`design/flow/config.mk`:
```
export PLATFORM = sky130hd
export DESIGN_NAME = amber_mul
export DESIGN_NICKNAME = amber_mul
export VERILOG_FILES = /design/flow/design.v
export SDC_FILE = /design/flow/constraint.sdc
export NUM_CORES = 4
export LEC_CHECK = 0
export ABC_AREA = 1
export CAP_MARGIN = 20
export CORE_MARGIN = 2
export CORE_UTILIZATION = 68
export CTS_CLUSTER_DIAMETER = 376
export CTS_CLUSTER_SIZE = 96
export PLACE_DENSITY = 0.35
export SLEW_MARGIN = 20
export TNS_END_PERCENT = 5
```
`design/flow/constraint.sdc`:
```
create_clock -name core_clock -period 3.01 [get_ports {i_clk}]
set_input_delay 0.6020 -clock core_clock [delete_from_list [all_inputs] [get_ports {i_clk}]]
set_output_delay 0.6020 -clock core_clock [all_outputs]
set_load 0.01 [all_outputs]
```
`design/flow/design.v`:
```
module a23_multiply (
input                       i_clk,
input                       i_rst,           
input                       i_fetch_stall,
input       [31:0]          i_a_in,          
input       [31:0]          i_b_in,          
input       [1:0]           i_function,
input                       i_execute,
output      [31:0]          o_out,
output      [1:0]           o_flags,         
output reg                  o_done           
);
wire        enable;
wire        accumulate;
wire [33:0] multiplier;
wire [33:0] multiplier_bar;
wire [33:0] sum;
wire [33:0] sum34_b;
reg  [5:0]  count;
reg  [5:0]  count_nxt;
reg  [67:0] product;
reg  [67:0] product_nxt;
reg  [1:0]  flags_nxt;
wire [32:0] sum_acc1;            
assign enable         = i_function[0];
assign accumulate     = i_function[1];
assign multiplier     =  { 2'd0, i_a_in} ;
assign multiplier_bar = ~{ 2'd0, i_a_in} + 34'd1 ;
assign sum34_b        =  product[1:0] == 2'b01 ? multiplier     :
                         product[1:0] == 2'b10 ? multiplier_bar :
                                                 34'd0          ;
    assign sum =  product[67:34] + sum34_b;
    assign sum_acc1 = {1'd0, product[32:1]} + {1'd0, i_a_in};
always @*
    begin
    count_nxt           = count;
    product_nxt         = product;
    flags_nxt   = { product[32], product[32:1] == 32'd0 }; 
    if ( count == 6'd0 )
        product_nxt = {33'd0, 1'd0, i_b_in, 1'd0 } ;
    else if ( count <= 6'd33 )
        product_nxt = { sum[33], sum, product[33:1]} ;
    else if ( count == 6'd34 && accumulate )
        begin
        product_nxt         = { product[64:33], sum_acc1[31:0], 1'd0};  
        end
    if (count == 6'd0)   
        count_nxt   = enable ? 6'd1 : 6'd0;
    else if ((count == 6'd34 && !accumulate) ||   
             (count == 6'd35 &&  accumulate)  )   
        count_nxt   = 6'd0;
    else
        count_nxt   = count + 1'd1;
    end
always @ ( posedge i_clk )
    if ( i_rst )
        begin
        count           <= 6'd0;
        o_done          <= 1'd0;
        end
    else if ( !i_fetch_stall )
        begin
        count           <= i_execute ? count_nxt          : count;           
        product         <= i_execute ? product_nxt        : product;        
        o_done          <= i_execute ? count == 6'd31     : o_done;          
        end
assign o_out   = product[32:1]; 
assign o_flags = flags_nxt;
endmodule
module amber_mul (
input                       i_clk,
input                       i_rst,           
input                       i_start,
input                       i_accumulate,    
input       [31:0]          i_a,             
input       [31:0]          i_b,             
input       [31:0]          i_c,             
output                      o_ready,
output                      o_done,
output      [31:0]          o_result,
output      [1:0]           o_flags          
);
reg         busy;
reg         acc_q;
reg  [31:0] a_q;
reg  [31:0] c_q;
reg         done_d1;
reg         done_d2;
reg         done_d3;
wire        mult_done;
wire        take;
wire [31:0] mult_a;
wire [1:0]  mult_function;
assign take          = i_start && !busy;
assign o_ready       = !busy;
assign mult_a        = done_d2 ? c_q : a_q;
assign mult_function = busy ? { acc_q, 1'd0 } : { i_accumulate, take };
always @ ( posedge i_clk )
    if ( take )
        begin
        acc_q <= i_accumulate;
        a_q   <= i_a;
        c_q   <= i_c;
        end
always @ ( posedge i_clk )
    if ( i_rst )
        begin
        busy    <= 1'd0;
        done_d1 <= 1'd0;
        done_d2 <= 1'd0;
        done_d3 <= 1'd0;
        end
    else
        begin
        busy    <= take ? 1'd1 : ( o_done ? 1'd0 : busy );
        done_d1 <= mult_done;
        done_d2 <= done_d1;
        done_d3 <= done_d2 && acc_q;
        end
assign o_done = busy && ( acc_q ? done_d3 : done_d2 );
a23_multiply u_multiply (
    .i_clk          ( i_clk          ),
    .i_rst          ( i_rst          ),
    .i_fetch_stall  ( 1'd0           ),
    .i_a_in         ( mult_a         ),
    .i_b_in         ( i_b            ),
    .i_function     ( mult_function  ),
    .i_execute      ( 1'd1           ),
    .o_out          ( o_result       ),
    .o_flags        ( o_flags        ),
    .o_done         ( mult_done      )
);
endmodule
```
`design/flow/run.sh`:
```
#!/bin/bash
# the make line also repeats each setting of config.mk as NAME=value (left out here)
make -C /OpenROAD-flow-scripts/flow DESIGN_CONFIG=/design/flow/config.mk WORK_HOME=/design/flow/orfs CLKGATE_MAP_FILE= finish
```
==> run summary, run 1 <==
Mux frac, synth - 0.000904
Dpl ws - -0.757 ns
Ys Warns - 2
Adders+Majority by Area - 0.0816
Yosys top cell by area - edfxtp_1
Complex Gates by Area - 0.127
Placer Congestion - 1.02
Chip height - 132 um
I/O pins - 136
Initial Util - 0.697
Largest cells by area after synthesis - edfxtp_1, nand2_1, ha_1
Synth Seq Share - 0.378
Distinct lib cells - 51
Placed Cells - 1,986
Synth cell count leaders - nand2_1, nor2_1, inv_1
Die area - 17,300 um2
Run Error - [ERROR DPL-0033] detailed placement checks failed during check placement.
Cell Rows - 46
Last stage - clock tree synthesis
Mapped cell area - 11,100 um2
Yosys top cell area share - 0.358
DP Area - 13,800 um2
Synth flops - 143
Post-Syn Nets - 1,671
Ys async rst share - 0
Die width - 132 um
Port Buf Inserts - 135
Yosys chip area - 11,100 um2
Post-synth EDFFs - 132
Ys flop type - edfxtp_1
Ys cells - 1,500
Syn Area/Cell - 7.38 um2
Simple-Gate Area Share - 0.300
Core Region - 15,900 um2
Most instantiated library cell after synthesis - nand2_1
Synthesized instance count - 1,500
DPL Wire Length - 29,300 um
Status - aborted with a tool error
XOR Share, Synth - 0.0190
Largest logic family - simple AND/OR/NAND/NOR gates
==> run 2: changes to the inputs <==
Settings changed: ABC_AREA 1 to default, CORE_UTILIZATION 68 to 36, CTS_CLUSTER_DIAMETER 376 to default, CTS_CLUSTER_SIZE 96 to default, PLACE_DENSITY 0.35 to 0.6, TNS_END_PERCENT 5 to default.
Clock period 3.01 ns to 5.14 ns, I/O delays scaled along.
==> run 2 against run 1 <==
Net effect: the run now finishes clean; synthesized cell count is 32% lower; die size is 72% higher; area after synthesis shrank 7.8%.
==> run summary, run 2 <==
Status - no timing/DRC/antenna violations (was aborted with a tool error)
Largest cells by area after synthesis - edfxtp_1, ha_1, xnor2_1 (was edfxtp_1, nand2_1, ha_1)
Ys async rst share - 0 (unchanged)
CP most frequent cell - xnor2_1
Power Density - 316 nW/um2
Lkg Pwr - 4.64 nW
Most instantiated library cell after synthesis - edfxtp_1 (was nand2_1)
Adders+Majority by Area - 0.0885 (was 0.0816)
Hold endpoint - done_d2
Worst R2R Path Depth - 16
Comb group - 1.23 mW
Synthesized instance count - 1,020 (was 1,500)
Tmin final - 4.88 ns
Tool Warnings - 29
Worst Path Max Fanout - 11
Achievable frequency - 205 MHz
Synth Seq Share - 0.410 (was 0.378)
Initial Util - 0.366 (was 0.697)
Mux frac, synth - 0.0419 (was 0.000904)
Hold WS - 0.452 ns
Worst hold path startpoint - done_d1
DPL Wire Length - 20,900 um (was 29,300 um)
Seq pwr share - 0.381
Fill count - 2,656
Ant. Diodes - 0
Ys cells - 1,020 (was 1,500)
Setup crit start - done_d2
Overflow left after global routing - 0
Yosys top cell area share - 0.388 (was 0.358)
Hold depth - 1
Setup-failing EPs final - 0
Arrival time worst endpoint - 5.02 ns
Clock slew at reported path FFs - 0.06 ns
Antenna violations before repair - 0
RSZ-0062 raised after global routing - false
Post-synth EDFFs - 132 (unchanged)
Slowest CP cell - or4_1
CP Capture Type - flip-flop
Syn Area/Cell - 10.0 um2 (was 7.38 um2)
Largest net degree at the start of global routing - 67
Synth-to-layout area growth - 22.0%
Reg2Reg Setup Slack - 0.26 ns
Placer Congestion - 0.921 (was 1.02)
I/O pins - 136 (unchanged)
Yosys top cell by area - edfxtp_1 (unchanged)
Worst R2R End - u_multiply.product[66]
Cell Rows - 61 (was 46)
Final Hold Violating Endpoints - 0
Crit path depth - 16
Complex Gates by Area - 0.195 (was 0.127)
Fin nets - 1,298
Synth flops - 143 (unchanged)
Seq power - 1.50 mW
Ys flop type - edfxtp_1 (unchanged)
GRT Total Usage - 0.187
Clock group - 1.21 mW
Mapped cell area - 10,200 um2 (was 11,100 um2)
Yosys chip area - 10,200 um2 (was 11,100 um2)
Slew Viols, Final - 0
Max_cap viols - 0
Setup tns final - 0 ns
DRC Markers - 0
Vias in the first global route - 7,922
Worst slew margin - 0.297
Layout Skew - 0.00969 ns
Core Region - 27,900 um2 (was 15,900 um2)
Ys Warns - 2 (unchanged)
Least-Margin Pin Slew - 1.05 ns
Final antenna-violating net count - 0
Die area - 29,700 um2 (was 17,300 um2)
H-Tree Depth - 4
XOR Share, Synth - 0.0661 (was 0.0190)
Total CTS buffers - 17
Die width - 172 um (was 132 um)
Max power group - sequential cells
Setup crit end - u_multiply.product[66]
Required @ worst endpoint - 5.28 ns
Distinct lib cells - 74 (was 51)
Crit-path cells - buf_4 -> mux2i_4 -> o21ai_1 -> or3_1 -> or4_1 -> xnor2_1 -> o22ai_1 -> ha_1 -> and4_1 -> a221oi_1 -> o2111a_1 -> a211oi_1 -> o211a_1 -> o32a_1 -> xnor2_1 -> nor2_1
Clock power frac - 0.307
Critical Path Source Type - flip-flop
DRT Wirelength - 27,900 um
First-pass GRT wire length - 42,700 um
Clk root buf - clkbuf_16
TritonCTS clock tree - done
R2R Path Start - done_d2
Peak supply drop - 0.212 mV
Chip height - 172 um (was 132 um)
DR iter-0 viols - 609
Largest stage delay, worst path - 0.51 ns
Clk sink count - 143
Tightest Hold Check Type - reg2reg
Final Power - 3.94 mW
Drt wl/cell - 18.4 um
Port Buf Inserts - 135 (unchanged)
Post-Syn Nets - 1,191 (was 1,671)
Clk latency of the worst-skew pair - 0.43 ns
Cycle use final - 0.950
Buf/Inv on CP - 1
Largest logic family - AND-OR/OR-AND gates (was simple AND/OR/NAND/NOR gates)
Internal - 2.67 mW
Vias per cell - 5.48
Cell family with most CP delay - AND-OR/OR-AND gates
Setup CP Type - reg2reg
Sw Ratio - 0.322
Simple-Gate Area Share - 0.141 (was 0.300)
Net Switching - 1.27 mW
Clock Tree Buf Depth - 2
Synth cell count leaders - edfxtp_1, nor2_1, ha_1 (was nand2_1, nor2_1, inv_1)
TritonRoute pass-1 iters - 5
Logic pwr share - 0.311
Vias - 8,313
-- run 2: final cells by class --
type                            count  area (um2)  share of cell area
Clock buffer                       25         527              0.0423
Inverter                           47         176              0.0142
Timing Repair Buffer              155        1540               0.124
Multi-Input combinational cell    763        5500               0.442
Tap cell                          378         473              0.0380
Sequential cell                   143        4190               0.336
Clock inverter                      7        47.5             0.00382
-- run 2: what timing repair did --
| action | CTS | global route |
|---|---|---|
| setup endpoints to repair | 3 | 5 |
| hold buffers | 0 | 0 |
| setup buffers | 0 | 4 |
| resized | 1 | 6 |
-- run 2: per-stage QoR --
| stage | area [um2] | std cells | utilization | setup WS (ns) |
|---|---|---|---|---|
| after floorplan | 10300 | 1020 | - | 0.00286 |
| after global placement | 11800 | 1481 | 0.423 | 0.145 |
| after detailed placement | 11800 | 1481 | 0.423 | 0.0166 |
| after CTS | 12400 | 1513 | 0.444 | 0.0852 |
| after global routing | 12500 | 1518 | 0.447 | 0.00264 |
| final | 12500 | 1518 | 0.447 | 0.259 |
-- run 2: per-layer routing --
metal | part of all wire | vias to the layer above | global-route usage
met5 | 0 | - | 0
met3 | 0.053 | 20 | 0.0309
met1 | 0.48 | 3997 | 0.265
met4 | 0.0089 | 0 | 0.0424
li1 | - | 4057 | -
met2 | 0.46 | 239 | 0.300
==> run 3: changes to the inputs <==
Settings changed: CORE_ASPECT_RATIO from default to 0.5, CORE_MARGIN 2 to 7, CORE_UTILIZATION 36 to 40, CTS_CLUSTER_DIAMETER from default to 318, CTS_CLUSTER_SIZE from default to 49, PLACE_DENSITY 0.6 to default, PLACE_DENSITY_LB_ADDON from default to 0.02, TNS_END_PERCENT from default to 15.
Clock period 5.14 ns to 5.0 ns, I/O delays scaled along.
==> run 3 against run 2 <==
Net effect: still clean on timing, DRC and antenna; sequential cell count stayed put; register-to-register slack worse by 0.09 ns; non-clock buffer count is 11 higher; die size is 2.5% higher; critical path type unchanged.
==> run summary, run 3 <==
Status - no timing/DRC/antenna violations (unchanged)
Least-Margin Pin Slew - 0.947 ns (was 1.05 ns)
GRT Total Usage - 0.200 (was 0.187)
Worst hold path startpoint - done_d1 (unchanged)
Ys cells - 1,020 (unchanged)
Clock Tree Buf Depth - 2 (unchanged)
Clk sink count - 143 (unchanged)
Critical Path Source Type - flip-flop (unchanged)
Synth cell count leaders - edfxtp_1, nor2_1, ha_1 (unchanged)
Setup tns final - 0 ns (unchanged)
Largest stage delay, worst path - 0.61 ns (was 0.51 ns)
Post-synth EDFFs - 132 (unchanged)
DRT Wirelength - 30,900 um (was 27,900 um)
Hold endpoint - done_d2 (unchanged)
Power Density - 332 nW/um2 (was 316 nW/um2)
Comb group - 1.32 mW (was 1.23 mW)
Slowest CP cell - or4_4 (was or4_1)
Simple-Gate Area Share - 0.141 (unchanged)
Achievable frequency - 207 MHz (was 205 MHz)
Distinct lib cells - 74 (unchanged)
Die area - 30,400 um2 (was 29,700 um2)
Clock power frac - 0.315 (was 0.307)
Hold depth - 1 (unchanged)
Final Hold Violating Endpoints - 0 (unchanged)
Vias in the first global route - 8,093 (was 7,922)
Layout Skew - 0.0117 ns (was 0.00969 ns)
Largest net degree at the start of global routing - 37 (was 67)
Max power group - sequential cells (unchanged)
Yosys top cell area share - 0.388 (unchanged)
H-Tree Depth - 4 (unchanged)
Setup CP Type - reg2reg (unchanged)
Net Switching - 1.39 mW (was 1.27 mW)
Syn Area/Cell - 10.0 um2 (unchanged)
First-pass GRT wire length - 46,800 um (was 42,700 um)
Synthesized instance count - 1,020 (unchanged)
Fin nets - 1,309 (was 1,298)
Synth Seq Share - 0.410 (unchanged)
Cell family with most CP delay - AND-OR/OR-AND gates (unchanged)
Mux frac, synth - 0.0419 (unchanged)
Synth flops - 143 (unchanged)
Most instantiated library cell after synthesis - edfxtp_1 (unchanged)
XOR Share, Synth - 0.0661 (unchanged)
Setup crit start - done_d2 (unchanged)
Lkg Pwr - 4.69 nW (was 4.64 nW)
Cycle use final - 0.966 (was 0.950)
Worst R2R End - u_multiply.product[66] (unchanged)
Cell Rows - 41 (was 61)
Adders+Majority by Area - 0.0885 (unchanged)
Seq power - 1.54 mW (was 1.50 mW)
TritonRoute pass-1 iters - 5 (unchanged)
TritonCTS clock tree - done (unchanged)
Clock group - 1.31 mW (was 1.21 mW)
Hold WS - 0.461 ns (was 0.452 ns)
Tool Warnings - 30 (was 29)
DRC Markers - 0 (unchanged)
Crit-path cells - mux2i_4 -> ha_2 -> o211ai_2 -> or4_4 -> nor2b_4 -> nand3_4 -> a2111oi_4 -> xnor2_1 -> o22ai_1 -> ha_2 -> a21oi_4 -> o21ai_1 -> o21ai_1 -> a211oi_2 -> o211a_1 -> o32a_1 -> xnor2_1 -> nor2_1 (was buf_4 -> mux2i_4 -> o21ai_1 -> or3_1 -> or4_1 -> xnor2_1 -> o22ai_1 -> ha_1 -> and4_1 -> a221oi_1 -> o2111a_1 -> a211oi_1 -> o211a_1 -> o32a_1 -> xnor2_1 -> nor2_1)
Arrival time worst endpoint - 5.03 ns (was 5.02 ns)
Sw Ratio - 0.334 (was 0.322)
Final core occ - 0.500 (was 0.447)
Clk root buf - clkbuf_16 (unchanged)
Post-Syn Nets - 1,191 (unchanged)
Non-filler cells in the finished layout - 1,496 (was 1,518)
Mapped cell area - 10,200 um2 (unchanged)
Clock slew at reported path FFs - 0.07 ns (was 0.06 ns)
Ys Warns - 2 (unchanged)
Logic pwr share - 0.316 (was 0.311)
Overflow left after global routing - 0 (unchanged)
Internal - 2.78 mW (was 2.67 mW)
Yosys top cell by area - edfxtp_1 (unchanged)
Complex Gates by Area - 0.195 (unchanged)
Total CTS buffers - 17 (unchanged)
Core Region - 25,100 um2 (was 27,900 um2)
RSZ-0062 raised after global routing - false (unchanged)
Tmin final - 4.83 ns (was 4.88 ns)
Slew Viols, Final - 0 (unchanged)
DPL Wire Length - 23,800 um (was 20,900 um)
Chip height - 127 um (was 172 um)
Peak supply drop - 0.209 mV (was 0.212 mV)
CP Capture Type - flip-flop (unchanged)
Post-CTS Setup Bufs - 0 (unchanged)
Fill count - 2,304 (was 2,656)
Final antenna-violating net count - 0 (unchanged)
Worst R2R Path Depth - 18 (was 16)
Setup-failing EPs final - 0 (unchanged)
Die width - 240 um (was 172 um)
Worst Path Max Fanout - 11 (unchanged)
Buf/Inv on CP - 0 (was 1)
Placed Cells - 1,463 (was 1,481)
Max_cap viols - 0 (unchanged)
Required @ worst endpoint - 5.20 ns (was 5.28 ns)
Placer Congestion - 0.892 (was 0.921)
Reg2Reg Setup Slack - 0.17 ns (was 0.26 ns)
Tightest Hold Check Type - reg2reg (unchanged)
Worst slew margin - 0.361 (was 0.297)
Vias - 8,402 (was 8,313)
I/O pins - 136 (unchanged)
Synth-to-layout area growth - 23.1% (was 22.0%)
Port Buf Inserts - 135 (unchanged)
Ys flop type - edfxtp_1 (unchanged)
Setup crit end - u_multiply.product[66] (unchanged)
Antenna violations before repair - 1 (was 0)
R2R Path Start - done_d2 (unchanged)
Seq pwr share - 0.369 (was 0.381)
Initial Util - 0.406 (was 0.366)
Vias per cell - 5.62 (was 5.48)
Clk latency of the worst-skew pair - 0.45 ns (was 0.43 ns)
Drt wl/cell - 20.6 um (was 18.4 um)
Largest cells by area after synthesis - edfxtp_1, ha_1, xnor2_1 (unchanged)
Crit path depth - 18 (was 16)
Ys async rst share - 0 (unchanged)
Yosys chip area - 10,200 um2 (unchanged)
Cts hold-fix bufs - 0 (unchanged)
DR iter-0 viols - 729 (was 609)
Largest logic family - AND-OR/OR-AND gates (unchanged)
-- run 3: stage by stage --
stage | setup WS (ns) | power [mW] | cell area (um2)
finish | 0.172 | 4.17 | 12600
global route | 0.0132 | 4.39 | 12600
CTS | 0.0895 | 4.19 | 12500
detailed placement | 0.103 | 2.86 | 11900
global placement | 0.234 | 2.86 | 11900
floorplan | -0.0969 | 2.45 | 10300
-- run 3: what timing repair did --
action                                 CTS  global route
setup endpoints to repair                0             5
gates resized                            0             9
endpoints found under the hold margin    0             0
-- run 3: area by class of cell --
| class | instances | area [um2] | share of cell area |
|---|---|---|---|
| Timing Repair Buffer | 166 | 1620 | 0.129 |
| Antenna cell | 1 | 2.50 | 0.000199 |
| Clock inverter | 13 | 156 | 0.0125 |
| Tap cell | 344 | 430 | 0.0343 |
| Multi-Input combinational cell | 763 | 5560 | 0.442 |
| Clock buffer | 19 | 433 | 0.0345 |
| Sequential cell | 143 | 4190 | 0.333 |
| Inverter | 47 | 176 | 0.0140 |
-- run 3: metal layers --
| metal | GRT usage | vias up | share of wire |
|---|---|---|---|
| met3 | 0.0474 | 26 | 0.069 |
| met4 | 0.0532 | 0 | 0.013 |
| met1 | 0.299 | 4053 | 0.49 |
| met5 | 0 | - | 0 |
| met2 | 0.287 | 248 | 0.42 |
| li1 | - | 4075 | - |
==> run 4: changes to the inputs <==
Settings changed: ABC_AREA from default to 0, CELL_PAD_IN_SITES_DETAIL_PLACEMENT from default to 0, CORE_ASPECT_RATIO 0.5 to default, CORE_MARGIN 7 to 6, CORE_UTILIZATION 40 to 21, CTS_CLUSTER_DIAMETER 318 to default, CTS_CLUSTER_SIZE 49 to 89, GPL_TIMING_DRIVEN from default to 1, HOLD_SLACK_MARGIN from default to 0.21, MAX_ROUTING_LAYER from default to met5, PLACE_DENSITY from default to 0.36, PLACE_DENSITY_LB_ADDON 0.02 to default, SETUP_SLACK_MARGIN from default to -0.36, SLEW_MARGIN 20 to 30, TNS_END_PERCENT 15 to 35.
Clock period 5.0 ns to 5.22 ns, I/O delays scaled along.
==> run 4 against run 3 <==
Net effect: still clean; sequential cell count stayed put; setup slack better by 0.078 ns; global-route usage fell by 7.7 points; sequential power shrank 4%; clock-buffer cell count down 2; final cell count up 18%; critical path depth is 2 lower; sequential share of layout area fell by 0.79 points; critical path type unchanged; largest power group unchanged.
==> run summary, run 4 <==
Synth Seq Share - 0.410 (unchanged)
Yosys top cell by area - edfxtp_1 (unchanged)
Buf/Inv on CP - 1 (was 0)
Slowest CP cell - or4_1 (was or4_4)
Met2 Routed Length - 15,100 um (was 13,000 um)
Mux frac, synth - 0.0419 (unchanged)
Overflow left after global routing - 0 (unchanged)
Total CTS buffers - 17 (unchanged)
Final Power - 4.19 mW (was 4.17 mW)
Setup CP Type - reg2reg (unchanged)
Worst slew margin - 0.412 (was 0.361)
Placer Congestion - 0.829 (was 0.892)
Peak supply drop - 0.233 mV (was 0.209 mV)
DR iter-0 viols - 389 (was 729)
Die area - 54,000 um2 (was 30,400 um2)
Worst Path Max Fanout - 26 (was 11)
Status - no timing/DRC/antenna violations (unchanged)
Clk latency of the worst-skew pair - 0.45 ns (about the same)
R2R Path Start - done_d2 (unchanged)
Cycle use final - 0.952 (was 0.966)
XOR Share, Synth - 0.0661 (unchanged)
Logic area - 5480 um2 (was 5560 um2)
Storage element area - 4190 um2 (about the same)
Ys flop type - edfxtp_1 (unchanged)
Hold endpoint - done_d2 (unchanged)
Final antenna-violating net count - 0 (unchanged)
Clock power frac - 0.352 (was 0.315)
Synth cell count leaders - edfxtp_1, nor2_1, ha_1 (unchanged)
Seq power - 1.48 mW (was 1.54 mW)
Adders+Majority by Area - 0.0885 (unchanged)
Ys cells - 1,020 (unchanged)
Most instantiated library cell after synthesis - edfxtp_1 (unchanged)
Synth flops - 143 (unchanged)
Clock Tree Buf Depth - 2 (unchanged)
Fill count - 5,007 (was 2,304)
Syn Area/Cell - 10.0 um2 (unchanged)
Max Used Layer - met4 (unchanged)
Die width - 232 um (was 240 um)
Largest cells by area after synthesis - edfxtp_1, ha_1, xnor2_1 (unchanged)
Vias in the first global route - 8,351 (was 8,093)
CP Capture Type - flip-flop (unchanged)
Crit path depth - 16 (was 18)
Post-cts sizing count - 0 (unchanged)
TritonCTS clock tree - done (unchanged)
Cell family with most CP delay - AND-OR/OR-AND gates (unchanged)
Cell Rows - 80 (was 41)
DRC Markers - 0 (unchanged)
Vias per cell - 4.62 (was 5.62)
Ant. Diodes - 0 (was 1)
Distinct lib cells - 74 (unchanged)
Simple-Gate Area Share - 0.141 (unchanged)
I/O pins - 136 (unchanged)
Yosys top cell area share - 0.388 (unchanged)
WL met3 - 1300 um (was 2140 um)
Tool Warnings - 29 (was 30)
Port Buf Inserts - 135 (unchanged)
Clock slew at reported path FFs - 0.07 ns (about the same)
Logic pwr share - 0.295 (was 0.316)
GRT Total Usage - 0.123 (was 0.200)
Worst R2R Path Depth - 16 (was 18)
Reg2Reg Setup Slack - 0.25 ns (was 0.17 ns)
TritonRoute pass-1 iters - 5 (unchanged)
Net Switching - 1.31 mW (was 1.39 mW)
Fin nets - 1,304 (was 1,309)
Clock group - 1.47 mW (was 1.31 mW)
DPL Wire Length - 26,000 um (was 23,800 um)
Hold depth - 1 (unchanged)
Chip height - 232 um (was 127 um)
Final Hold Violating Endpoints - 0 (unchanged)
Synth-to-layout area growth - 26.0% (was 23.1%)
Worst hold path startpoint - done_d1 (unchanged)
Achievable frequency - 201 MHz (was 207 MHz)
Largest net degree at the start of global routing - 67 (was 37)
Final core occ - 0.269 (was 0.500)
Initial Util - 0.213 (was 0.406)
Sw Ratio - 0.313 (was 0.334)
Arrival time worst endpoint - 5.14 ns (was 5.03 ns)
Core Region - 47,800 um2 (was 25,100 um2)
Layout Skew - 0.0122 ns (was 0.0117 ns)
Ys async rst share - 0 (unchanged)
Mapped cell area - 10,200 um2 (unchanged)
Required @ worst endpoint - 5.39 ns (was 5.20 ns)
Cts hold-fix bufs - 0 (unchanged)
Hold WS - 0.451 ns (was 0.461 ns)
Complex Gates by Area - 0.195 (unchanged)
Seq pwr share - 0.353 (was 0.369)
Max_cap viols - 0 (unchanged)
Vias - 8,138 (was 8,402)
Post-Syn Nets - 1,191 (unchanged)
Largest logic family - AND-OR/OR-AND gates (unchanged)
Internal - 2.87 mW (was 2.78 mW)
Tightest Hold Check Type - reg2reg (unchanged)
M1 wire length - 16,300 um (was 15,300 um)
DRT Wirelength - 33,200 um (was 30,900 um)
Antenna violations before repair - 0 (was 1)
Setup crit end - u_multiply.product[66] (unchanged)
Tmin final - 4.97 ns (was 4.83 ns)
Slew Viols, Final - 0 (unchanged)
Post-synth EDFFs - 132 (unchanged)
Largest stage delay, worst path - 0.51 ns (was 0.61 ns)
Setup crit start - done_d2 (unchanged)
Synthesized instance count - 1,020 (unchanged)
Post-CTS Setup Bufs - 0 (unchanged)
Worst R2R End - u_multiply.product[66] (unchanged)
Least-Margin Pin Slew - 0.881 ns (was 0.947 ns)
First-pass GRT wire length - 50,700 um (was 46,800 um)
Comb group - 1.23 mW (was 1.32 mW)
Max power group - sequential cells (unchanged)
Crit-path cells - buf_12 -> nor4b_1 -> o22ai_1 -> or3_1 -> or4_1 -> xnor2_1 -> o22ai_1 -> ha_1 -> and4_1 -> a221oi_1 -> o2111a_1 -> a211oi_1 -> o211a_1 -> o32a_1 -> xnor2_1 -> nor2_1 (was mux2i_4 -> ha_2 -> o211ai_2 -> or4_4 -> nor2b_4 -> nand3_4 -> a2111oi_4 -> xnor2_1 -> o22ai_1 -> ha_2 -> a21oi_4 -> o21ai_1 -> o21ai_1 -> a211oi_2 -> o211a_1 -> o32a_1 -> xnor2_1 -> nor2_1)
Drt wl/cell - 18.9 um (was 20.6 um)
Clk root buf - clkbuf_16 (unchanged)
Power Density - 326 nW/um2 (was 332 nW/um2)
H-Tree Depth - 4 (unchanged)
Yosys chip area - 10,200 um2 (unchanged)
Lkg Pwr - 4.69 nW (about the same)
Critical Path Source Type - flip-flop (unchanged)
Clk sink count - 143 (unchanged)
Setup-failing EPs final - 0 (unchanged)
Ys Warns - 2 (unchanged)
## run 4: per-layer routing
metal  vias up  global-route usage
li1       4061                   -
met1      3897               0.172
met3        29              0.0202
met2       151               0.195
met5         -                   0
met4         0              0.0378
## run 4: final cells by class
cell class / instances / share of cell area
Clock buffer: 17 / 0.0331
Clock inverter: 15 / 0.0205
Inverter: 47 / 0.0137
Multi-Input combinational cell: 763 / 0.426
Sequential cell: 143 / 0.326
Tap cell: 615 / 0.0599
Timing Repair Buffer: 161 / 0.121
## run 4: stage by stage
stage / instances / cell area (um2) / TNS [ns] / setup slack, ns
after floorplan: 1020 / 10200 / -0.709 / -0.355
after global placement: 1729 / 12200 / 0 / 0.300
after detailed placement: 1729 / 12200 / 0 / 0.249
after CTS: 1761 / 12900 / 0 / 0.218
after global routing: 1761 / 12900 / -0.219 / -0.0961
final: 1761 / 12900 / 0 / 0.250
==> run 5: changes to the inputs <==
Settings changed: CELL_PAD_IN_SITES_DETAIL_PLACEMENT 0 to default, CORE_ASPECT_RATIO from default to 0.72, CORE_MARGIN 6 to 2, CORE_UTILIZATION 21 to 72, CTS_CLUSTER_DIAMETER from default to 397, CTS_CLUSTER_SIZE 89 to 99, GPL_TIMING_DRIVEN 1 to default, HOLD_SLACK_MARGIN 0.21 to default, MAX_ROUTING_LAYER met5 to default, PLACE_DENSITY 0.36 to 0.6, SETUP_SLACK_MARGIN -0.36 to 0.34, SLEW_MARGIN 30 to 20, TNS_END_PERCENT 35 to default.
Clock period 5.22 ns to 1.34 ns, I/O delays scaled along.
==> run 5 against run 4 <==
Net effect: the flow now stops in detailed placement; die size fell by 72%; area after synthesis did not move; synthesized cell count did not move.
==> run summary, run 5 <==
Core Region - 13,700 um2 (was 47,800 um2)
Cell Rows - 36 (was 80)
Complex Gates by Area - 0.195 (unchanged)
Mapped cell area - 10,200 um2 (unchanged)
Initial Util - 0.745 (was 0.213)
Largest logic family - AND-OR/OR-AND gates (unchanged)
Status - aborted with a tool error (was no timing/DRC/antenna violations)
Port Buf Inserts - 135 (unchanged)
Post-synth EDFFs - 132 (unchanged)
Adders+Majority by Area - 0.0885 (unchanged)
Last stage - detailed placement
XOR Share, Synth - 0.0661 (unchanged)
Ys cells - 1,020 (unchanged)
Distinct lib cells - 74 (unchanged)
Yosys top cell by area - edfxtp_1 (unchanged)
Synth Seq Share - 0.410 (unchanged)
Ys Warns - 2 (unchanged)
Simple-Gate Area Share - 0.141 (unchanged)
Largest cells by area after synthesis - edfxtp_1, ha_1, xnor2_1 (unchanged)
Run Error - [ERROR DPL-0038] Utilization greater than 100%, impossible to legalize
Ys async rst share - 0 (unchanged)
Yosys chip area - 10,200 um2 (unchanged)
Most instantiated library cell after synthesis - edfxtp_1 (unchanged)
Yosys top cell area share - 0.388 (unchanged)
Syn Area/Cell - 10.0 um2 (unchanged)
Die area - 15,200 um2 (was 54,000 um2)
Ys flop type - edfxtp_1 (unchanged)
Die width - 144 um (was 232 um)
Synth cell count leaders - edfxtp_1, nor2_1, ha_1 (unchanged)
Synth flops - 143 (unchanged)
Placer Congestion - 1.07 (was 0.829)
I/O pins - 136 (unchanged)
Mux frac, synth - 0.0419 (unchanged)
Chip height - 105 um (was 232 um)
Synthesized instance count - 1,020 (unchanged)
Post-Syn Nets - 1,191 (unchanged)
[run 5: metrics by stage]
step              TNS, ns  instances  setup slack, ns  hold WS [ns]
floorplan         -218.41       1020            -3.70         0.367
global placement  -187.90       1623            -3.02         0.432
==> run 6: changes to the inputs <==
Settings changed: ABC_AREA 0 to default, CELL_PAD_IN_SITES_DETAIL_PLACEMENT from default to 2, CELL_PAD_IN_SITES_GLOBAL_PLACEMENT from default to 1, CORE_ASPECT_RATIO 0.72 to default, CORE_MARGIN 2 to 3, CORE_UTILIZATION 72 to 40, CTS_CLUSTER_DIAMETER 397 to default, CTS_CLUSTER_SIZE 99 to default, GPL_TIMING_DRIVEN from default to 0, MAX_ROUTING_LAYER from default to met4, PLACE_DENSITY 0.6 to default, PLACE_DENSITY_LB_ADDON from default to 0.03, SETUP_SLACK_MARGIN 0.34 to 0.35, TNS_END_PERCENT from default to 15.
Clock period 1.34 ns to 2.88 ns, I/O delays scaled along.
==> run 6 against run 5 <==
Net effect: the layout now fails its checks (setup timing); die size is 81% higher; synthesized cell count is the same; area after synthesis is the same.
==> run summary, run 6 <==
Initial Util - 0.413 (was 0.745)
Port Buf Inserts - 135 (unchanged)
Largest logic family - AND-OR/OR-AND gates (unchanged)
Hold depth - 1
Worst R2R Path Depth - 24
H-Tree Depth - 4
Final Hold Violating Endpoints - 0
Post-Syn Nets - 1,191 (unchanged)
Seq pwr share - 0.297
Core Region - 24,700 um2 (was 13,700 um2)
Logic pwr share - 0.424
Clock slew at reported path FFs - 0.08 ns
Sw Ratio - 0.422
GRT Total Usage - 0.384
Net Switching - 3.96 mW
Slowest CP cell - nor3_1
Worst hold path startpoint - done_d1
Achievable frequency - 167 MHz
Most instantiated library cell after synthesis - edfxtp_1 (unchanged)
Total CTS buffers - 17
Synth flops - 143 (unchanged)
Yosys top cell by area - edfxtp_1 (unchanged)
Largest cells by area after synthesis - edfxtp_1, ha_1, xnor2_1 (unchanged)
Yosys top cell area share - 0.388 (unchanged)
Worst slew margin - 0.235
Reg2Reg Setup Slack - -3.10 ns
XOR Share, Synth - 0.0661 (unchanged)
I/O pins - 136 (unchanged)
Simple-Gate Area Share - 0.141 (unchanged)
Mux frac, synth - 0.0419 (unchanged)
Chip height - 166 um (was 105 um)
Critical Path Source Type - flip-flop
Distinct lib cells - 74 (unchanged)
Cell Rows - 57 (was 36)
Failed Checks - setup timing
Mapped cell area - 10,200 um2 (unchanged)
Tmin final - 5.98 ns
Non-filler cells in the finished layout - 1,591
Design area - 14,800 um2
Power Density - 635 nW/um2
Worst Path Max Fanout - 7
Overflow left after global routing - 0
Slew Viols, Final - 0
Cycle use final - 2.08
Final antenna-violating net count - 0
Final Power - 9.39 mW
Complex Gates by Area - 0.195 (unchanged)
Vias per cell - 7.42
Worst R2R End - u_multiply.product[64]
Lkg Pwr - 5.47 nW
Clock power frac - 0.279
Synth cell count leaders - edfxtp_1, nor2_1, ha_1 (unchanged)
Least-Margin Pin Slew - 1.15 ns
Setup tns final - -124.40 ns
Syn Area/Cell - 10.0 um2 (unchanged)
Status - failed layout checks (was aborted with a tool error)
Ys async rst share - 0 (unchanged)
Max power group - combinational cells
Setup crit start - done_d2
Setup crit end - u_multiply.product[64]
Hold WS - 0.525 ns
DRT Wirelength - 70,800 um
Adders+Majority by Area - 0.0885 (unchanged)
Max_cap viols - 0
Required @ worst endpoint - 3.08 ns
Antenna violations before repair - 5
Die area - 27,500 um2 (was 15,200 um2)
Tool Warnings - 33
Tightest Hold Check Type - reg2reg
Clk root buf - clkbuf_16
Clk sink count - 143
Ys flop type - edfxtp_1 (unchanged)
TritonRoute pass-1 iters - 6
DP Area - 12,400 um2
Arrival time worst endpoint - 6.18 ns
Yosys chip area - 10,200 um2 (unchanged)
Ys cells - 1,020 (unchanged)
Clock group - 2.61 mW
Setup-failing EPs final - 103
Dpl ws - -3.12 ns
Synth-to-layout area growth - 44.8%
RSZ-0062 raised after global routing - true
CP most frequent cell - buf_4
Fin worst setup slack - -3.10 ns
First-pass GRT wire length - 77,600 um
Buf/Inv on CP - 7
Die width - 166 um (was 144 um)
Largest net degree at the start of global routing - 29
Fin nets - 1,419
DPL Wire Length - 29,200 um
Setup CP Type - reg2reg
Cell family with most CP delay - AND-OR/OR-AND gates
Ys Warns - 2 (unchanged)
Layout Skew - 0.0210 ns
Internal - 5.43 mW
CP Capture Type - flip-flop
Placer Congestion - 0.872 (was 1.07)
Synthesized instance count - 1,020 (unchanged)
Crit path depth - 24
Post-synth EDFFs - 132 (unchanged)
Vias - 11,800
Final core occ - 0.599
Clk latency of the worst-skew pair - 0.48 ns
Comb group - 3.98 mW
Synth Seq Share - 0.410 (unchanged)
Largest stage delay, worst path - 0.48 ns
Vias in the first global route - 11,400
DRC Markers - 0
Placed Cells - 1,484
DR iter-0 viols - 1,704
Hold endpoint - done_d2
Drt wl/cell - 44.5 um
TritonCTS clock tree - done
Clock Tree Buf Depth - 2
R2R Path Start - done_d2
Peak supply drop - 0.442 mV
Crit-path cells - buf_6 -> buf_12 -> buf_12 -> buf_4 -> buf_4 -> nor3_1 -> a21oi_1 -> nor4_4 -> nor2b_4 -> buf_4 -> buf_4 -> nand3_1 -> xnor2_1 -> o22ai_2 -> ha_4 -> a21oi_2 -> o21ai_2 -> a21o_1 -> a21o_1 -> a21oi_2 -> o211ai_1 -> a31oi_2 -> xor2_2 -> nor2_2
Seq power - 2.79 mW
==> run 6: per-layer routing <==
layer	track usage	vias to the layer above	share of wire
met4	0.206	0	0.11
met5	-	-	0
met1	0.441	5708	0.33
met3	0.0739	561	0.11
li1	-	4303	-
met2	0.635	1230	0.45
==> run 6: cell type report <==
type | count | area (um2)
clock buffer | 24 | 568
inverter | 47 | 179
fill | 2348 | 9900
multi-input combinational | 763 | 6860
buffer | 67 | 508
timing repair buffer | 209 | 2000
clock inverter | 8 | 57.6
antenna | 6 | 15.0
sequential | 143 | 4190
tap | 324 | 405
==> run 6: repair_timing <==
item	in CTS	in global routing
pin swaps	35	63
hold buffers	0	0
buffers inserted	38	31
setup endpoints to repair	119	120
resized	99	183
cloned	0	0
==> run 7: changes to the inputs <==
Settings changed: CELL_PAD_IN_SITES_DETAIL_PLACEMENT 2 to default, CELL_PAD_IN_SITES_GLOBAL_PLACEMENT 1 to default, CORE_MARGIN 3 to 2, CORE_UTILIZATION 40 to 71, CTS_CLUSTER_SIZE from default to 37, GPL_TIMING_DRIVEN 0 to default, MAX_ROUTING_LAYER met4 to default, PLACE_DENSITY from default to 0.81, PLACE_DENSITY_LB_ADDON 0.03 to default, SETUP_SLACK_MARGIN 0.35 to 0.8, TNS_END_PERCENT 15 to default.
Clock period 2.88 ns to 2.7 ns, I/O delays scaled along.
==> run 7 against run 6 <==
Net effect: the run now fails in detailed placement; synthesized cell count did not move; area after synthesis did not move; die size fell by 44%.
==> run summary, run 7 <==
Chip height - 124 um (was 166 um)
Ys async rst share - 0 (unchanged)
Initial Util - 0.732 (was 0.413)
Yosys top cell by area - edfxtp_1 (unchanged)
Simple-Gate Area Share - 0.141 (unchanged)
Yosys chip area - 10,200 um2 (unchanged)
Post-Syn Nets - 1,191 (unchanged)
Mux frac, synth - 0.0419 (unchanged)
Yosys top cell area share - 0.388 (unchanged)
XOR Share, Synth - 0.0661 (unchanged)
Synthesized instance count - 1,020 (unchanged)
Distinct lib cells - 74 (unchanged)
Ys flop type - edfxtp_1 (unchanged)
Placer Congestion - 0.993 (was 0.872)
Most instantiated library cell after synthesis - edfxtp_1 (unchanged)
Syn Area/Cell - 10.0 um2 (unchanged)
I/O pins - 136 (unchanged)
Synth cell count leaders - edfxtp_1, nor2_1, ha_1 (unchanged)
Synth Seq Share - 0.410 (unchanged)
Die area - 15,300 um2 (was 27,500 um2)
Complex Gates by Area - 0.195 (unchanged)
Run Error - [ERROR DPL-0038] Utilization greater than 100%, impossible to legalize
Ys cells - 1,020 (unchanged)
Mapped cell area - 10,200 um2 (unchanged)
Cell Rows - 43 (was 57)
Ys Warns - 2 (unchanged)
Status - aborted with a tool error (was failed layout checks)
Largest cells by area after synthesis - edfxtp_1, ha_1, xnor2_1 (unchanged)
Adders+Majority by Area - 0.0885 (unchanged)
Post-synth EDFFs - 132 (unchanged)
Die width - 124 um (was 166 um)
Synth flops - 143 (unchanged)
Largest logic family - AND-OR/OR-AND gates (unchanged)
Last stage - detailed placement
Port Buf Inserts - 135 (unchanged)
Core Region - 13,900 um2 (was 24,700 um2)
-- run 7: stage by stage --
step | hold WS (ns) | TNS (ns) | power, mW | cell area [um2]
after global placement | 0.443 | -51.12 | 5.90 | 14000
after floorplan | 0.414 | -53.00 | 4.65 | 10600
==> run 8: changes to the inputs <==
Settings changed: CORE_MARGIN 2 to 3, CORE_UTILIZATION 71 to 22, CTS_CLUSTER_SIZE 37 to default, MAX_ROUTING_LAYER from default to met5, PLACE_DENSITY 0.81 to 0.52, SETUP_SLACK_MARGIN 0.8 to 1.35, TNS_END_PERCENT from default to 90.
Clock period 2.7 ns to 4.8 ns, I/O delays scaled along.
==> run 8 against run 7 <==
Net effect: now clean on timing, DRC and antenna; synthesized cell count unchanged; die size rose to 3.2 times the previous value; area after synthesis unchanged.
==> run summary, run 8 <==
H-Tree Depth - 4
Hold depth - 1
Setup CP Type - reg2reg
Non-filler cells in the finished layout - 1,839
Ys flop type - edfxtp_1 (unchanged)
Drt wl/cell - 17.8 um
Core Region - 45,600 um2 (was 13,900 um2)
DPL Wire Length - 23,800 um
Logic pwr share - 0.361
Complex Gates by Area - 0.195 (unchanged)
Synthesized instance count - 1,020 (unchanged)
Vias - 8,752
Arrival time worst endpoint - 4.64 ns
I/O pins - 136 (unchanged)
Die width - 221 um (was 124 um)
Worst R2R Path Depth - 18
Synth-to-layout area growth - 43.2%
Final antenna-violating net count - 0
Status - no timing/DRC/antenna violations (was aborted with a tool error)
Slew Viols, Final - 0
DRC Markers - 0
DRT Wirelength - 32,700 um
Initial Util - 0.224 (was 0.732)
Post-Syn Nets - 1,191 (unchanged)
Hold WS - 0.456 ns
CP Capture Type - flip-flop
Setup crit start - done_d2
Tightest Hold Check Type - reg2reg
Crit path depth - 18
Tmin final - 4.47 ns
R2R Path Start - done_d2
Max power group - combinational cells
CP most frequent cell - xnor2_1
TritonRoute pass-1 iters - 5
Most instantiated library cell after synthesis - edfxtp_1 (unchanged)
Vias per cell - 4.76
Crit-path cells - buf_6 -> buf_12 -> mux2i_4 -> o211ai_1 -> or4_4 -> buf_4 -> xnor2_1 -> o22ai_1 -> ha_1 -> a21oi_2 -> o221ai_2 -> a221oi_4 -> o2111a_2 -> a211oi_2 -> o211a_1 -> o32a_1 -> xnor2_1 -> nor2_1
Setup crit end - u_multiply.product[66]
Worst R2R End - u_multiply.product[66]
Fill count - 4,598
Overflow left after global routing - 0
Buf/Inv on CP - 3
Fin nets - 1,394
Mux frac, synth - 0.0419 (unchanged)
Vias in the first global route - 8,577
TritonCTS clock tree - done
Clk sink count - 143
Cycle use final - 0.930
Slowest CP cell - or4_4
Worst slew margin - 0.306
GRT Total Usage - 0.128
Net Switching - 1.55 mW
Total CTS buffers - 17
Largest cells by area after synthesis - edfxtp_1, ha_1, xnor2_1 (unchanged)
Simple-Gate Area Share - 0.141 (unchanged)
Post-synth EDFFs - 132 (unchanged)
Yosys chip area - 10,200 um2 (unchanged)
Tool Warnings - 32
Clk root buf - clkbuf_16
Synth cell count leaders - edfxtp_1, nor2_1, ha_1 (unchanged)
Internal - 3.07 mW
Peak supply drop - 0.228 mV
Ys Warns - 2 (unchanged)
Synth flops - 143 (unchanged)
Least-Margin Pin Slew - 1.04 ns
Yosys top cell by area - edfxtp_1 (unchanged)
Power Density - 316 nW/um2
Comb group - 1.67 mW
Clock power frac - 0.287
Seq pwr share - 0.352
Clock group - 1.33 mW
Distinct lib cells - 74 (unchanged)
Yosys top cell area share - 0.388 (unchanged)
Seq power - 1.63 mW
Syn Area/Cell - 10.0 um2 (unchanged)
Max_cap viols - 0
Placer Congestion - 0.899 (was 0.993)
Sw Ratio - 0.336
Lkg Pwr - 5.29 nW
Chip height - 221 um (was 124 um)
Largest net degree at the start of global routing - 38
Setup-failing EPs final - 0
DP Area - 12,500 um2
Worst Path Max Fanout - 7
Mapped cell area - 10,200 um2 (unchanged)
Layout Skew - 0.0136 ns
XOR Share, Synth - 0.0661 (unchanged)
Placed Cells - 1,736
Worst hold path startpoint - done_d1
DR iter-0 viols - 562
Synth Seq Share - 0.410 (unchanged)
Hold endpoint - done_d2
First-pass GRT wire length - 49,400 um
Critical Path Source Type - flip-flop
Clock Tree Buf Depth - 2
Largest stage delay, worst path - 0.51 ns
Clk latency of the worst-skew pair - 0.45 ns
Final Hold Violating Endpoints - 0
Required @ worst endpoint - 4.97 ns
Cell Rows - 78 (was 43)
Cell family with most CP delay - AND-OR/OR-AND gates
Reg2Reg Setup Slack - 0.33 ns
Largest logic family - AND-OR/OR-AND gates (unchanged)
Ys cells - 1,020 (unchanged)
Antenna violations before repair - 7
Adders+Majority by Area - 0.0885 (unchanged)
Design area - 14,600 um2
Ys async rst share - 0 (unchanged)
Port Buf Inserts - 135 (unchanged)
Die area - 49,000 um2 (was 15,300 um2)
Clock slew at reported path FFs - 0.06 ns
Achievable frequency - 224 MHz
RSZ-0062 raised after global routing - true
-- run 8: metrics by stage --
| stage | worst slack [ns] | util | power (mW) | TNS (ns) |
|---|---|---|---|---|
| after global routing | 0.169 | 0.320 | 4.87 | 0 |
| after CTS | 0.434 | 0.305 | 4.50 | 0 |
| after global placement | -0.0332 | 0.275 | 3.02 | -0.0332 |
| after floorplan | -0.261 | - | 2.59 | -0.591 |
| final | 0.335 | 0.320 | 4.62 | 0 |
| after detailed placement | -0.0719 | 0.275 | 3.03 | -0.0719 |
-- run 8: layout make-up --
cell class	count	area, um2	share of cell area
clock buffer	19	433	0.0296
tap	600	751	0.0514
antenna	3	7.51	0.000514
clock inverter	13	139	0.00951
multi-input combinational	763	6560	0.449
inverter	47	176	0.0121
sequential	143	4190	0.287
timing repair buffer	251	2360	0.161
-- run 8: repair_timing --
item,CTS,global route
buffers inserted,25,41
endpoints found under the setup margin,38,40
hold endpoints to repair,0,0
pin swaps,46,64
cloned,1,0
resized,111,93
hold buffers,0,0
-- run 8: per-layer routing --
layer	global-route usage	vias to the layer above	routed length [um]
met5	0	-	44
met4	0.0276	8	476
met3	0.0366	43	1880
met2	0.211	212	15700
met1	0.166	4240	14600
li1	-	4249	-
==> run 9: changes to the inputs <==
Settings changed: ABC_AREA from default to 1, CAP_MARGIN 20 to 40, CELL_PAD_IN_SITES_GLOBAL_PLACEMENT from default to 0, CORE_ASPECT_RATIO from default to 1.09, CORE_MARGIN 3 to 2, CORE_UTILIZATION 22 to 53, CTS_CLUSTER_DIAMETER from default to 59, CTS_CLUSTER_SIZE from default to 23, GPL_ROUTABILITY_DRIVEN from default to 0, MAX_ROUTING_LAYER met5 to met4, PLACE_DENSITY 0.52 to default, SETUP_SLACK_MARGIN 1.35 to default, TNS_END_PERCENT 90 to default.
Clock period 4.8 ns to 5.0 ns, I/O delays scaled along.
==> run 9 against run 8 <==
Net effect: still clean on timing, DRC and antenna; final cell count rose by 2.0%; combinational power fell by about 10%; die size fell by 55%; design area fell by 11%; clock-buffer cell count rose by 1; fmax rose by 6.9%; sequential cell count did not move; wire length fell by 2.6%; via count rose by 20%.
==> run summary, run 9 <==
Final antenna-violating net count - 0 (unchanged)
Cycle use final - 0.836 (was 0.930)
Clock slew at reported path FFs - 0.07 ns (was 0.06 ns)
DPL Wire Length - 24,900 um (was 23,800 um)
Logic area - 5870 um2 (was 6560 um2)
Ys flop type - edfxtp_1 (unchanged)
Clock group - 1.30 mW (was 1.33 mW)
Critical Path Source Type - flip-flop (unchanged)
DP Area - 12,400 um2 (was 12,500 um2)
Required @ worst endpoint - 5.19 ns (was 4.97 ns)
Max power group - sequential cells (was combinational cells)
Setup CP Type - reg2reg (unchanged)
Chip height - 155 um (was 221 um)
Setup crit end - u_multiply.product[58] (was u_multiply.product[66])
Max_cap viols - 0 (unchanged)
Worst Path Max Fanout - 30 (was 7)
Distinct lib cells - 51 (was 74)
Drt wl/cell - 17.0 um (was 17.8 um)
Fin nets - 1,777 (was 1,394)
Largest stage delay, worst path - 0.33 ns (was 0.51 ns)
Largest logic family - simple AND/OR/NAND/NOR gates (was AND-OR/OR-AND gates)
Least-Margin Pin Slew - 0.768 ns (was 1.04 ns)
Setup-failing EPs final - 0 (unchanged)
DRC Markers - 0 (unchanged)
Vias per cell - 5.58 (was 4.76)
First-pass GRT wire length - 49,700 um (was 49,400 um)
Antenna violations before repair - 0 (was 7)
Hold depth - 2 (was 1)
Setup crit start - done_d2 (unchanged)
Ys async rst share - 0 (unchanged)
Most instantiated library cell after synthesis - nand2_1 (was edfxtp_1)
R2R Path Start - done_d2 (unchanged)
XOR Share, Synth - 0.0190 (was 0.0661)
Worst R2R Path Depth - 23 (was 18)
Storage element area - 4180 um2 (was 4190 um2)
Post-synth EDFFs - 132 (unchanged)
Vias in the first global route - 9,634 (was 8,577)
Yosys top cell by area - edfxtp_1 (unchanged)
Fill count - 1,903 (was 4,598)
Die area - 22,100 um2 (was 49,000 um2)
Setup tns final - 0 ns (unchanged)
Mux frac, synth - 0.000904 (was 0.0419)
Final Hold Violating Endpoints - 0 (unchanged)
Sw Ratio - 0.371 (was 0.336)
Synth cell count leaders - nand2_1, nor2_1, inv_1 (was edfxtp_1, nor2_1, ha_1)
Core Region - 20,600 um2 (was 45,600 um2)
Vias - 10,500 (was 8,752)
Complex Gates by Area - 0.127 (was 0.195)
Die width - 142 um (was 221 um)
Overflow left after global routing - 0 (unchanged)
Internal - 2.74 mW (was 3.07 mW)
Cts hold-fix bufs - 0 (unchanged)
Port Buf Inserts - 135 (unchanged)
Lkg Pwr - 5.55 nW (was 5.29 nW)
Synth-to-layout area growth - 17.9% (was 43.2%)
Largest net degree at the start of global routing - 67 (was 38)
Seq pwr share - 0.354 (was 0.352)
Synth Seq Share - 0.378 (was 0.410)
Worst R2R End - u_multiply.product[58] (was u_multiply.product[66])
Synth flops - 143 (unchanged)
Syn Area/Cell - 7.38 um2 (was 10.0 um2)
CP most frequent cell - nand2_1 (was xnor2_1)
I/O pins - 136 (unchanged)
Worst slew margin - 0.473 (was 0.306)
Net Switching - 1.62 mW (was 1.55 mW)
Tightest Hold Check Type - reg2reg (unchanged)
Slew Viols, Final - 0 (unchanged)
Simple-Gate Area Share - 0.300 (was 0.141)
Layout Skew - 0.0145 ns (was 0.0136 ns)
Synthesized instance count - 1,500 (was 1,020)
Power Density - 334 nW/um2 (was 316 nW/um2)
DRT Wirelength - 31,900 um (was 32,700 um)
Tool Warnings - 31 (was 32)
Total CTS buffers - 17 (unchanged)
Clk root buf - clkbuf_16 (unchanged)
Peak supply drop - 0.253 mV (was 0.228 mV)
Hold endpoint - done_d1 (was done_d2)
Logic pwr share - 0.346 (was 0.361)
Mapped cell area - 11,100 um2 (was 10,200 um2)
Tmin final - 4.18 ns (was 4.47 ns)
Crit path depth - 23 (was 18)
CP Capture Type - flip-flop (unchanged)
Comb group - 1.51 mW (was 1.67 mW)
Yosys chip area - 11,100 um2 (was 10,200 um2)
Cell family with most CP delay - AND-OR/OR-AND gates (unchanged)
RSZ-0062 raised after global routing - false (was true)
Status - no timing/DRC/antenna violations (unchanged)
Clk sink count - 143 (unchanged)
Reg2Reg Setup Slack - 0.82 ns (was 0.33 ns)
Yosys top cell area share - 0.358 (was 0.388)
Ys cells - 1,500 (was 1,020)
Seq power - 1.55 mW (was 1.63 mW)
Slowest CP cell - dfxtp_1 (was or4_4)
Ant. Diodes - 0 (was 3)
Adders+Majority by Area - 0.0816 (was 0.0885)
Post-cts sizing count - 0 (was 111)
Design area - 13,000 um2 (was 14,600 um2)
Clock power frac - 0.299 (was 0.287)
Arrival time worst endpoint - 4.37 ns (was 4.64 ns)
Crit-path cells - buf_4 -> inv_4 -> nand2_1 -> nand2_2 -> inv_1 -> ha_1 -> inv_1 -> nor3_4 -> nand3_2 -> inv_2 -> nand3_2 -> o21ai_0 -> nand2_1 -> a21oi_1 -> ha_1 -> a21oi_1 -> o21ai_0 -> a21oi_1 -> nand3_1 -> a31oi_1 -> nand2_1 -> nand2_1 -> nor2_1 (was buf_6 -> buf_12 -> mux2i_4 -> o211ai_1 -> or4_4 -> buf_4 -> xnor2_1 -> o22ai_1 -> ha_1 -> a21oi_2 -> o221ai_2 -> a221oi_4 -> o2111a_2 -> a211oi_2 -> o211a_1 -> o32a_1 -> xnor2_1 -> nor2_1)
Clock Tree Buf Depth - 2 (unchanged)
Clk latency of the worst-skew pair - 0.43 ns (was 0.45 ns)
Largest cells by area after synthesis - edfxtp_1, nand2_1, ha_1 (was edfxtp_1, ha_1, xnor2_1)
Post-Syn Nets - 1,671 (was 1,191)
H-Tree Depth - 4 (unchanged)
Post-CTS Setup Bufs - 0 (was 25)
DR iter-0 viols - 950 (was 562)
Cell Rows - 55 (was 78)
Ys Warns - 2 (unchanged)
Achievable frequency - 239 MHz (was 224 MHz)
TritonRoute pass-1 iters - 5 (unchanged)
Initial Util - 0.536 (was 0.224)
TritonCTS clock tree - done (unchanged)
Worst hold path startpoint - u_multiply.o_done (was done_d1)
GRT Total Usage - 0.300 (was 0.128)
Buf/Inv on CP - 5 (was 3)
==> run 9: per-stage QoR <==
step	setup WS [ns]	util	cells	power [mW]	hold WS [ns]
after floorplan	0.656	-	1500	2.61	0.388
after global placement	0.967	0.602	1841	3.03	0.402
after detailed placement	0.868	0.603	1842	3.05	0.396
after CTS	0.873	0.631	1874	4.36	0.413
after global routing	0.415	0.632	1875	4.60	0.457
final	0.822	0.632	1875	4.36	0.410
==> run 9: layout make-up <==
type,count,share of cell area
multi-input cells,1127,0.450
repair buffers,145,0.110
clock buffers,20,0.0367
flip-flops and latches,143,0.321
inverters,172,0.0497
well taps,256,0.0246
clock inverters,12,0.00825
==> run 9: layer usage <==
| metal | vias up | GRT usage | wire length [um] |
|---|---|---|---|
| met4 | 0 | 0.106 | 879 |
| met1 | 4711 | 0.406 | 14000 |
| li1 | 5216 | - | - |
| met3 | 55 | 0.0434 | 2510 |
| met5 | - | - | 0 |
| met2 | 484 | 0.466 | 14500 |
==> run 10: changes to the inputs <==
Settings changed: CAP_MARGIN 40 to 20, CELL_PAD_IN_SITES_GLOBAL_PLACEMENT 0 to default, CORE_ASPECT_RATIO 1.09 to default, CORE_UTILIZATION 53 to 72, CTS_CLUSTER_DIAMETER 59 to 376, CTS_CLUSTER_SIZE 23 to 96, GPL_ROUTABILITY_DRIVEN 0 to default, MAX_ROUTING_LAYER met4 to default, PLACE_DENSITY from default to 0.38, SETUP_SLACK_MARGIN from default to 0.92, TNS_END_PERCENT from default to 5.
Clock period 5.0 ns to 4.23 ns, I/O delays scaled along.
==> run 10 against run 9 <==
Net effect: the run now fails in global routing; synthesized cell count did not move; area after synthesis did not move; die size fell by 26%.
==> run summary, run 10 <==
Cts hold-fix bufs - 0 (unchanged)
Status - aborted with a tool error (was no timing/DRC/antenna violations)
I/O pins - 136 (unchanged)
Largest logic family - simple AND/OR/NAND/NOR gates (unchanged)
Mux frac, synth - 0.000904 (unchanged)
Placer Congestion - 1.07
Complex Gates by Area - 0.127 (unchanged)
Port Buf Inserts - 135 (unchanged)
Ys cells - 1,500 (unchanged)
Clk sink count - 143 (unchanged)
Synth Seq Share - 0.378 (unchanged)
XOR Share, Synth - 0.0190 (unchanged)
Die width - 128 um (was 142 um)
Initial Util - 0.733 (was 0.536)
Synth cell count leaders - nand2_1, nor2_1, inv_1 (unchanged)
Largest cells by area after synthesis - edfxtp_1, nand2_1, ha_1 (unchanged)
Total CTS buffers - 17 (unchanged)
Most instantiated library cell after synthesis - nand2_1 (unchanged)
DPL Wire Length - 26,000 um (was 24,900 um)
Post-synth EDFFs - 132 (unchanged)
Yosys top cell by area - edfxtp_1 (unchanged)
Ys flop type - edfxtp_1 (unchanged)
Simple-Gate Area Share - 0.300 (unchanged)
Distinct lib cells - 51 (unchanged)
Mapped cell area - 11,100 um2 (unchanged)
Post-Syn Nets - 1,671 (unchanged)
Ys Warns - 2 (unchanged)
Core Region - 15,100 um2 (was 20,600 um2)
Syn Area/Cell - 7.38 um2 (unchanged)
Clock Tree Buf Depth - 2 (unchanged)
Ys async rst share - 0 (unchanged)
Synth flops - 143 (unchanged)
Adders+Majority by Area - 0.0816 (unchanged)
Chip height - 128 um (was 155 um)
Clk root buf - clkbuf_16 (unchanged)
Synthesized instance count - 1,500 (unchanged)
Cell Rows - 45 (was 55)
Run Error - [ERROR DPL-0038] Utilization greater than 100%, impossible to legalize
Last stage - global routing
Die area - 16,400 um2 (was 22,100 um2)
Yosys top cell area share - 0.358 (unchanged)
H-Tree Depth - 4 (unchanged)
Yosys chip area - 11,100 um2 (unchanged)
## run 10: repair_timing
action | CTS
gates cloned | 3
resized | 183
setup endpoints to repair | 29
pin swaps | 61
setup buffers | 36
endpoints found under the hold margin | 0
## run 10: stage by stage
step,area [um2],setup slack (ns),util,instances,power (mW)
4_1_cts,13900,0.913,0.923,1849,5.33
3_3_place_gp,12400,0.498,0.821,1778,3.54
3_5_place_dp,12400,0.314,0.821,1778,3.61
2_1_floorplan,11100,0.782,-,1500,3.08
==> run 11: changes to the inputs <==
Settings changed: ABC_AREA 1 to default, CORE_ASPECT_RATIO from default to 1.31, CORE_MARGIN 2 to 7, CORE_UTILIZATION 72 to 55, CTS_CLUSTER_DIAMETER 376 to 318, CTS_CLUSTER_SIZE 96 to 49, PLACE_DENSITY 0.38 to 0.84, SETUP_SLACK_MARGIN 0.92 to default, TNS_END_PERCENT 5 to 30.
Clock period 4.23 ns to 5.0 ns, I/O delays scaled along.
==> run 11 against run 10 <==
Net effect: now clean on timing, DRC and antenna; synthesized cell count fell by 32%; die size rose by 38%; area after synthesis is 7.8% lower.
==> run summary, run 11 <==
Placer Congestion - 0.939 (was 1.07)
Buf/Inv on CP - 1
Crit path depth - 17
Synth-to-layout area growth - 19.9%
GRT Total Usage - 0.239
Ys flop type - edfxtp_1 (unchanged)
Antenna violations before repair - 0
Synth flops - 143 (unchanged)
Largest logic family - AND-OR/OR-AND gates (was simple AND/OR/NAND/NOR gates)
Ys Warns - 2 (unchanged)
Vias - 8,581
Hold endpoint - done_d1
Port Buf Inserts - 135 (unchanged)
Largest stage delay, worst path - 0.60 ns
Layout Skew - 0.00975 ns
Complex Gates by Area - 0.195 (was 0.127)
Core Region - 18,000 um2 (was 15,100 um2)
TritonCTS clock tree - done
Slowest CP cell - or4_4
Clock Tree Buf Depth - 2 (unchanged)
Clock slew at reported path FFs - 0.06 ns
Clock power frac - 0.293
XOR Share, Synth - 0.0661 (was 0.0190)
Most instantiated library cell after synthesis - edfxtp_1 (was nand2_1)
Achievable frequency - 207 MHz
Synth Seq Share - 0.410 (was 0.378)
Design area - 12,200 um2
Power Density - 326 nW/um2
Setup crit end - u_multiply.product[66]
Arrival time worst endpoint - 4.98 ns
Die area - 22,600 um2 (was 16,400 um2)
Clk latency of the worst-skew pair - 0.43 ns
DP Area - 11,700 um2 (was 12,400 um2)
Setup CP Type - reg2reg
H-Tree Depth - 4 (unchanged)
Mux frac, synth - 0.0419 (was 0.000904)
Comb group - 1.28 mW
Tool Warnings - 30
Cycle use final - 0.966
Simple-Gate Area Share - 0.141 (was 0.300)
Seq pwr share - 0.386
Synth cell count leaders - edfxtp_1, nor2_1, ha_1 (was nand2_1, nor2_1, inv_1)
R2R Path Start - done_d2
Drt wl/cell - 20.1 um
Required @ worst endpoint - 5.15 ns
Tmin final - 4.83 ns
Worst slew margin - 0.262
Tightest Hold Check Type - reg2reg
Net Switching - 1.30 mW
Ant. Diodes - 0
Post-Syn Nets - 1,191 (was 1,671)
Seq power - 1.54 mW
Yosys top cell area share - 0.388 (was 0.358)
Logic pwr share - 0.320
Mapped cell area - 10,200 um2 (was 11,100 um2)
Vias per cell - 6.25
Worst Path Max Fanout - 15
Overflow left after global routing - 0
CP Capture Type - flip-flop
Die width - 133 um (was 128 um)
Post-synth EDFFs - 132 (unchanged)
Reg2Reg Setup Slack - 0.17 ns
Hold depth - 1
Setup-failing EPs final - 0
Fin nets - 1,300
Slew Viols, Final - 0
Synthesized instance count - 1,020 (was 1,500)
Worst R2R Path Depth - 17
Distinct lib cells - 74 (was 51)
Adders+Majority by Area - 0.0885 (was 0.0816)
First-pass GRT wire length - 43,400 um
Max power group - sequential cells
Worst R2R End - u_multiply.product[66]
Sw Ratio - 0.325
Clk root buf - clkbuf_16 (unchanged)
Clk sink count - 143 (unchanged)
Total CTS buffers - 17 (unchanged)
DRC Markers - 0
Peak supply drop - 0.245 mV
Crit-path cells - buf_4 -> nor4b_2 -> o211ai_2 -> or4_4 -> nor2_1 -> xnor2_1 -> o22ai_1 -> ha_1 -> a21oi_1 -> o221ai_1 -> a221oi_2 -> o2111a_1 -> a211oi_2 -> o211a_1 -> o32a_1 -> xnor2_1 -> nor2_1
Clock group - 1.17 mW
DR iter-0 viols - 784
Largest net degree at the start of global routing - 67
Vias in the first global route - 8,491
Internal - 2.69 mW
Least-Margin Pin Slew - 1.10 ns
Largest cells by area after synthesis - edfxtp_1, ha_1, xnor2_1 (was edfxtp_1, nand2_1, ha_1)
Final Hold Violating Endpoints - 0
Yosys chip area - 10,200 um2 (was 11,100 um2)
Max_cap viols - 0
Setup crit start - done_d2
Cell family with most CP delay - AND-OR/OR-AND gates
Critical Path Source Type - flip-flop
Cts hold-fix bufs - 0 (unchanged)
Initial Util - 0.567 (was 0.733)
Final Power - 3.99 mW
TritonRoute pass-1 iters - 6
Yosys top cell by area - edfxtp_1 (unchanged)
Ys async rst share - 0 (unchanged)
I/O pins - 136 (unchanged)
Chip height - 170 um (was 128 um)
Syn Area/Cell - 10.0 um2 (was 7.38 um2)
Cell Rows - 56 (was 45)
Final antenna-violating net count - 0
Lkg Pwr - 4.61 nW
Worst hold path startpoint - u_multiply.o_done
Ys cells - 1,020 (was 1,500)
Status - no timing/DRC/antenna violations (was aborted with a tool error)
DRT Wirelength - 27,600 um
DPL Wire Length - 20,800 um (was 26,000 um)
-- run 11: what timing repair did --
item / 4_1_cts / 5_1_grt
buffers inserted: 0 / 2
gates resized: 0 / 7
setup endpoints to repair: 0 / 5
-- run 11: metal layers --
metal | vias to the layer above | part of all wire | GRT usage
met3 | 55 | 0.064 | 0.0431
li1 | 4057 | - | -
met1 | 4135 | 0.41 | 0.293
met2 | 334 | 0.50 | 0.415
met4 | 0 | 0.027 | 0.0873
met5 | - | 0 | 0
-- run 11: per-stage QoR --
stage | cells | utilization | setup TNS, ns | setup slack [ns] | hold slack [ns]
2_1_floorplan | 1020 | - | -0.178 | -0.0891 | 0.414
3_3_place_gp | 1340 | 0.648 | 0 | 0.275 | 0.467
3_5_place_dp | 1340 | 0.648 | 0 | 0.150 | 0.456
4_1_cts | 1372 | 0.677 | 0 | 0.118 | 0.472
5_1_grt | 1374 | 0.680 | -0.00354 | -0.00354 | 0.495
6_report | 1374 | 0.680 | 0 | 0.170 | 0.473
-- run 11: final cells by class --
type | count | area [um2]
inverter | 47 | 176
tap | 232 | 290
fill | 1401 | 5770
clock inverter | 13 | 97.6
sequential | 143 | 4190
timing repair buffer | 157 | 1520
multi-input combinational | 763 | 5540
clock buffer | 19 | 433
Power and IR drop assume default switching activity.
